## cordic_advanced
module cordic_advanced #(
    parameter DATA_WIDTH = 18,           
    parameter ANGLE_WIDTH = 32,          
    parameter ITERATIONS = 18,           
    parameter PIPELINE_STAGES = 18       
)(
    input  wire                         clk,
    input  wire                         rst_n,
    input  wire                         enable,
    input  wire signed [DATA_WIDTH-1:0] x_in,
    input  wire signed [DATA_WIDTH-1:0] y_in,
    input  wire signed [ANGLE_WIDTH-1:0] z_in,           
    input  wire                         data_valid_in,
    output wire                         data_ready_out,
    output wire signed [DATA_WIDTH:0]   x_out,
    output wire signed [DATA_WIDTH:0]   y_out,
    output wire signed [ANGLE_WIDTH-1:0] z_out,
    output wire                         data_valid_out,
    input  wire                         data_ready_in,
    output wire                         overflow,
    output wire [15:0]                  iterations_count,
    output wire [31:0]                  throughput_counter
);
export LEC_CHECK = 0
export CAP_MARGIN = 20
export CELL_PAD_IN_SITES_DETAIL_PLACEMENT = 0
export CORE_ASPECT_RATIO = 1.22
export CORE_MARGIN = 2
export CORE_UTILIZATION = 19
export CTS_CLUSTER_SIZE = 10
export GPL_ROUTABILITY_DRIVEN = 0
export MAX_ROUTING_LAYER = met5
export SETUP_SLACK_MARGIN = 1.23
export SLEW_MARGIN = 5
export TNS_END_PERCENT = 90
create_clock -name core_clock -period 6.36 [get_ports {clk}]
run.sh (not shown) runs the stock make flow with config.mk's settings and CLKGATE_MAP_FILE=.
Edit:
Settings changed: CELL_PAD_IN_SITES_DETAIL_PLACEMENT 0 to unset, CORE_ASPECT_RATIO 1.22 to unset, CORE_UTILIZATION 19 to 38, CTS_CLUSTER_SIZE 10 to unset, GPL_ROUTABILITY_DRIVEN 0 to unset, MAX_ROUTING_LAYER met5 to unset, SETUP_SLACK_MARGIN 1.23 to unset, SLEW_MARGIN 5 to 20, TNS_END_PERCENT 90 to unset.
Clock period 6.36 ns to 4.32 ns, I/O delays scaled along.
What happened: Design area is lower by 2.7%. Worst hold slack improved by 0.21 ns. Global-route usage rises by 10 points. Wire length grows by 1.2%. Cell count went down by 17%. Sequential share of layout area climbs by 0.68 points. Fmax rises by 17%. Die size decreases by 50%.
Edit:
Settings changed: ABC_AREA set to 1, CORE_ASPECT_RATIO set to 0.84, CORE_UTILIZATION 38 to 72, CTS_CLUSTER_DIAMETER set to 386, CTS_CLUSTER_SIZE set to 15, PLACE_DENSITY_LB_ADDON set to 0.3, SETUP_SLACK_MARGIN set to 0.23.
Clock period 4.32 ns to 1.7 ns, I/O delays scaled along.
Outcome:
- Now the flow failed in 3_5_place_dp with DPL-0033
- die size came out lower by about 40%
- area after synthesis went up by about 12%
- synthesized cell count grows by 46%

cordic_advanced again, from the RTL that the note above started with.
==> flow/design.v (excerpt) <==
module cordic_advanced #(
    parameter DATA_WIDTH = 18,           
    parameter ANGLE_WIDTH = 32,          
    parameter ITERATIONS = 18,           
    parameter PIPELINE_STAGES = 18       
)(
    input  wire                         clk,
    input  wire                         rst_n,
    input  wire                         enable,
    input  wire signed [DATA_WIDTH-1:0] x_in,
    input  wire signed [DATA_WIDTH-1:0] y_in,
    input  wire signed [ANGLE_WIDTH-1:0] z_in,           
    input  wire                         data_valid_in,
    output wire                         data_ready_out,
    output wire signed [DATA_WIDTH:0]   x_out,
    output wire signed [DATA_WIDTH:0]   y_out,
    output wire signed [ANGLE_WIDTH-1:0] z_out,
    output wire                         data_valid_out,
    input  wire                         data_ready_in,
    output wire                         overflow,
    output wire [15:0]                  iterations_count,
    output wire [31:0]                  throughput_counter
);
==> flow/config.mk <==
export PLATFORM = sky130hd
export DESIGN_NAME = cordic_advanced
export DESIGN_NICKNAME = cordic_advanced
export VERILOG_FILES = /design/flow/design.v
export SDC_FILE = /design/flow/constraint.sdc
export NUM_CORES = 4
export LEC_CHECK = 0
export CAP_MARGIN = 20
export CORE_MARGIN = 2
export CORE_UTILIZATION = 70
export SLEW_MARGIN = 20
==> flow/constraint.sdc <==
create_clock -name core_clock -period 3.64 [get_ports {clk}]
set_input_delay 0.7280 -clock core_clock [delete_from_list [all_inputs] [get_ports {clk}]]
set_output_delay 0.7280 -clock core_clock [all_outputs]
set_load 0.01 [all_outputs]
The starting point completed and failed the layout checks on negative setup slack.
==> next run, changes <==
--- a/flow/config.mk
+++ b/flow/config.mk
@@ -9,3 +9,5 @@
 export CORE_MARGIN = 2
-export CORE_UTILIZATION = 70
+export CORE_UTILIZATION = 72
+export CTS_CLUSTER_DIAMETER = 32
+export SETUP_SLACK_MARGIN = 0.5
 export SLEW_MARGIN = 20
==> flow/constraint.sdc (replaced) <==
create_clock -name core_clock -period 2.03 [get_ports {clk}]
set_input_delay 0.4060 -clock core_clock [delete_from_list [all_inputs] [get_ports {clk}]]
set_output_delay 0.4060 -clock core_clock [all_outputs]
set_load 0.01 [all_outputs]
=>
- The changed run died in clock tree synthesis
- area after synthesis does not change
- die size decreases by 2.8%
- synthesized cell count is unchanged
==> next run, changes <==
--- a/flow/config.mk
+++ b/flow/config.mk
@@ -10,4 +10,3 @@
 export CORE_UTILIZATION = 72
-export CTS_CLUSTER_DIAMETER = 32
-export SETUP_SLACK_MARGIN = 0.5
+export PLACE_DENSITY = 0.64
 export SLEW_MARGIN = 20
==> flow/constraint.sdc (replaced) <==
create_clock -name core_clock -period 3.64 [get_ports {clk}]
set_input_delay 0.7280 -clock core_clock [delete_from_list [all_inputs] [get_ports {clk}]]
set_output_delay 0.7280 -clock core_clock [all_outputs]
set_load 0.01 [all_outputs]
Effect: With this change the flow finished but fails on negative setup slack. Synthesized area is unchanged. Die area is unchanged. Synthesized cell count stays the same.
==> next run, changes <==
--- a/flow/config.mk
+++ b/flow/config.mk
@@ -8,5 +8,9 @@
 export CAP_MARGIN = 20
+export CORE_ASPECT_RATIO = 0.5
 export CORE_MARGIN = 2
 export CORE_UTILIZATION = 72
-export PLACE_DENSITY = 0.64
+export CTS_CLUSTER_DIAMETER = 363
+export CTS_CLUSTER_SIZE = 100
+export PLACE_DENSITY = 0.38
+export SETUP_SLACK_MARGIN = 0.46
 export SLEW_MARGIN = 20
==> flow/constraint.sdc (replaced) <==
create_clock -name core_clock -period 2.43 [get_ports {clk}]
set_input_delay 0.4860 -clock core_clock [delete_from_list [all_inputs] [get_ports {clk}]]
set_output_delay 0.4860 -clock core_clock [all_outputs]
set_load 0.01 [all_outputs]
The changed run ended with an error in clock tree synthesis.
Die size stays flat.
Synthesized area stays the same.
Synthesized cell count stays the same.

Setup of run 1:
Starting RTL as in the previous note.
==> flow/design.v (excerpt) <==
module cordic_advanced #(
    parameter DATA_WIDTH = 18,           
    parameter ANGLE_WIDTH = 32,          
    parameter ITERATIONS = 18,           
    parameter PIPELINE_STAGES = 18       
)(
    input  wire                         clk,
    input  wire                         rst_n,
    input  wire                         enable,
    input  wire signed [DATA_WIDTH-1:0] x_in,
    input  wire signed [DATA_WIDTH-1:0] y_in,
    input  wire signed [ANGLE_WIDTH-1:0] z_in,           
    input  wire                         data_valid_in,
    output wire                         data_ready_out,
    output wire signed [DATA_WIDTH:0]   x_out,
    output wire signed [DATA_WIDTH:0]   y_out,
    output wire signed [ANGLE_WIDTH-1:0] z_out,
    output wire                         data_valid_out,
    input  wire                         data_ready_in,
    output wire                         overflow,
    output wire [15:0]                  iterations_count,
    output wire [31:0]                  throughput_counter
);
    localparam real CORDIC_GAIN = 1.646760258121;
    localparam signed [DATA_WIDTH-1:0] K_INVERSE = 
        (DATA_WIDTH == 16) ? 16'd19898 :
        (DATA_WIDTH == 18) ? 18'd79593 :
        (DATA_WIDTH == 20) ? 20'd318371 : 16'd19898;
    function [ANGLE_WIDTH-1:0] atan_lut;
        input integer idx;
        begin
            case(idx)
                0:  atan_lut = 32'h20000000;   
                1:  atan_lut = 32'h12E4051E;   
                2:  atan_lut = 32'h09FB385B;   
                3:  atan_lut = 32'h051111D4;   
                4:  atan_lut = 32'h028B0D43;   
                5:  atan_lut = 32'h0145D7E1;   
                6:  atan_lut = 32'h00A2F61E;   
                7:  atan_lut = 32'h00517C55;   
                8:  atan_lut = 32'h0028BE53;   
                9:  atan_lut = 32'h00145F2E;   
                10: atan_lut = 32'h000A2F98;   
                11: atan_lut = 32'h000517CC;   
                12: atan_lut = 32'h00028BE6;   
                13: atan_lut = 32'h000145F3;   
                14: atan_lut = 32'h0000A2F9;
                15: atan_lut = 32'h0000517D;
                16: atan_lut = 32'h000028BE;
                17: atan_lut = 32'h0000145F;
  ...
clock: 6.36 ns
lec_check: 0
abc_area: 0
cap_margin: 20
cell_pad_in_sites_detail_placement: 0
core_aspect_ratio: 0.7
core_margin: 2
core_utilization: 19
cts_cluster_diameter: 262
cts_cluster_size: 10
gpl_routability_driven: 0
max_routing_layer: met5
slew_margin: 5
tns_end_percent: 90
diff inputs: run 1 => run 2
# run 1
export LEC_CHECK = 0
export ABC_AREA = 0
export CAP_MARGIN = 20
export CELL_PAD_IN_SITES_DETAIL_PLACEMENT = 0
export CORE_ASPECT_RATIO = 0.7
export CORE_MARGIN = 2
export CORE_UTILIZATION = 19
export CTS_CLUSTER_DIAMETER = 262
export CTS_CLUSTER_SIZE = 10
export GPL_ROUTABILITY_DRIVEN = 0
export MAX_ROUTING_LAYER = met5
export SLEW_MARGIN = 5
export TNS_END_PERCENT = 90
create_clock -name core_clock -period 6.36 [get_ports {clk}]
# run 2
export LEC_CHECK = 0
export CAP_MARGIN = 20
export CORE_MARGIN = 2
export CORE_UTILIZATION = 72
export PLACE_DENSITY = 0.64
export SETUP_SLACK_MARGIN = 1.06
export SLEW_MARGIN = 20
create_clock -name core_clock -period 3.64 [get_ports {clk}]
## What came out
Run 2: it failed during global routing (5_1_grt), and the tool reported GRT-0232.
The initial standard-cell utilization of the core of run 2 is higher than that of run 1.
On floorplan die area: between run 1 and run 2, it ends up lower for run 2.
In run 2, the core area came out 74% below the value in run 1.
Re cell total after placement: run 2 is 5653 down on run 1.
Run 2 against run 1; area of placed instances is down slightly.
Number of gates resized after cts, run 1 and run 2: lower on run 1
Diff run 1 -> run 2: post-CTS setup repair buffer count has increased, synthesized area has remained practically unchanged.
As far as mux share of post-synthesis cell area goes, run 2 and run 1 are indistinguishable; the numbers are identical.
Input changes introduced in run 3 (baseline for comparison: run 2):
# run 2
export LEC_CHECK = 0
export CAP_MARGIN = 20
export CORE_MARGIN = 2
export CORE_UTILIZATION = 72
export PLACE_DENSITY = 0.64
export SETUP_SLACK_MARGIN = 1.06
export SLEW_MARGIN = 20
create_clock -name core_clock -period 3.64 [get_ports {clk}]
# run 3
export LEC_CHECK = 0
export CAP_MARGIN = 20
export CORE_MARGIN = 2
export CORE_UTILIZATION = 72
export CTS_CLUSTER_DIAMETER = 362
export SLEW_MARGIN = 20
create_clock -name core_clock -period 4.04 [get_ports {clk}]
## What came out
- The flow ran to completion for all of run 2 and run 3 but run 2, which stopped partway.
- Stage in which a tool error killed run 2: global routing (5_1_grt).
- Compared with run 2, placed cell area in run 3 decreased by a few percent.
- Reported for run 2 and run 3, synthesized net count turned out identical to the last digit.
- Of run 2 and run 3, run 3 shows the lower number of buffers added for setup after CTS, with run 2 above it.
- Reported for run 2 and run 3, simple-gate share of the synthesized area turned out identical to the last digit.
- Run 3 vs run 2: total clock buffers created by CTS up
- Comparing run 3 against run 2, there is no change at all in mean instance size in the synthesized netlist.
[inputs] run 4 vs run 3
# run 3
export LEC_CHECK = 0
export CAP_MARGIN = 20
export CORE_MARGIN = 2
export CORE_UTILIZATION = 72
export CTS_CLUSTER_DIAMETER = 362
export SLEW_MARGIN = 20
create_clock -name core_clock -period 4.04 [get_ports {clk}]
# run 4
export LEC_CHECK = 0
export CAP_MARGIN = 20
export CORE_MARGIN = 2
export CORE_UTILIZATION = 72
export CTS_CLUSTER_DIAMETER = 363
export CTS_CLUSTER_SIZE = 100
export PLACE_DENSITY = 0.38
export SETUP_SLACK_MARGIN = 0.46
export SLEW_MARGIN = 20
create_clock -name core_clock -period 2.43 [get_ports {clk}]
==> results <==
Run 4 did not finish: a tool error stopped it during clock tree synthesis (4_1_cts). The minimum setup slack after placement of run 4 falls short of that of run 3 by 1.84 ns. Summary of the comparison: number of cells in the design after placement is higher in run 4, relative to run 3. Between run 3 and run 4, the number of buffers added on ports figures differ only marginally. Re die extent in y: no difference whatsoever between run 3 and run 4. Diff run 3..run 4 | mux contribution to synthesized area | unchanged. Measured against each other, run 4 and run 3 differ in placed instance area, the lower figure coming from run 3. Run 4 -> run 3: count of pins on the block boundary delta 0, exact match. From run 4 to run 3, area fraction in full adders, half adders and majority gates did not move at all.
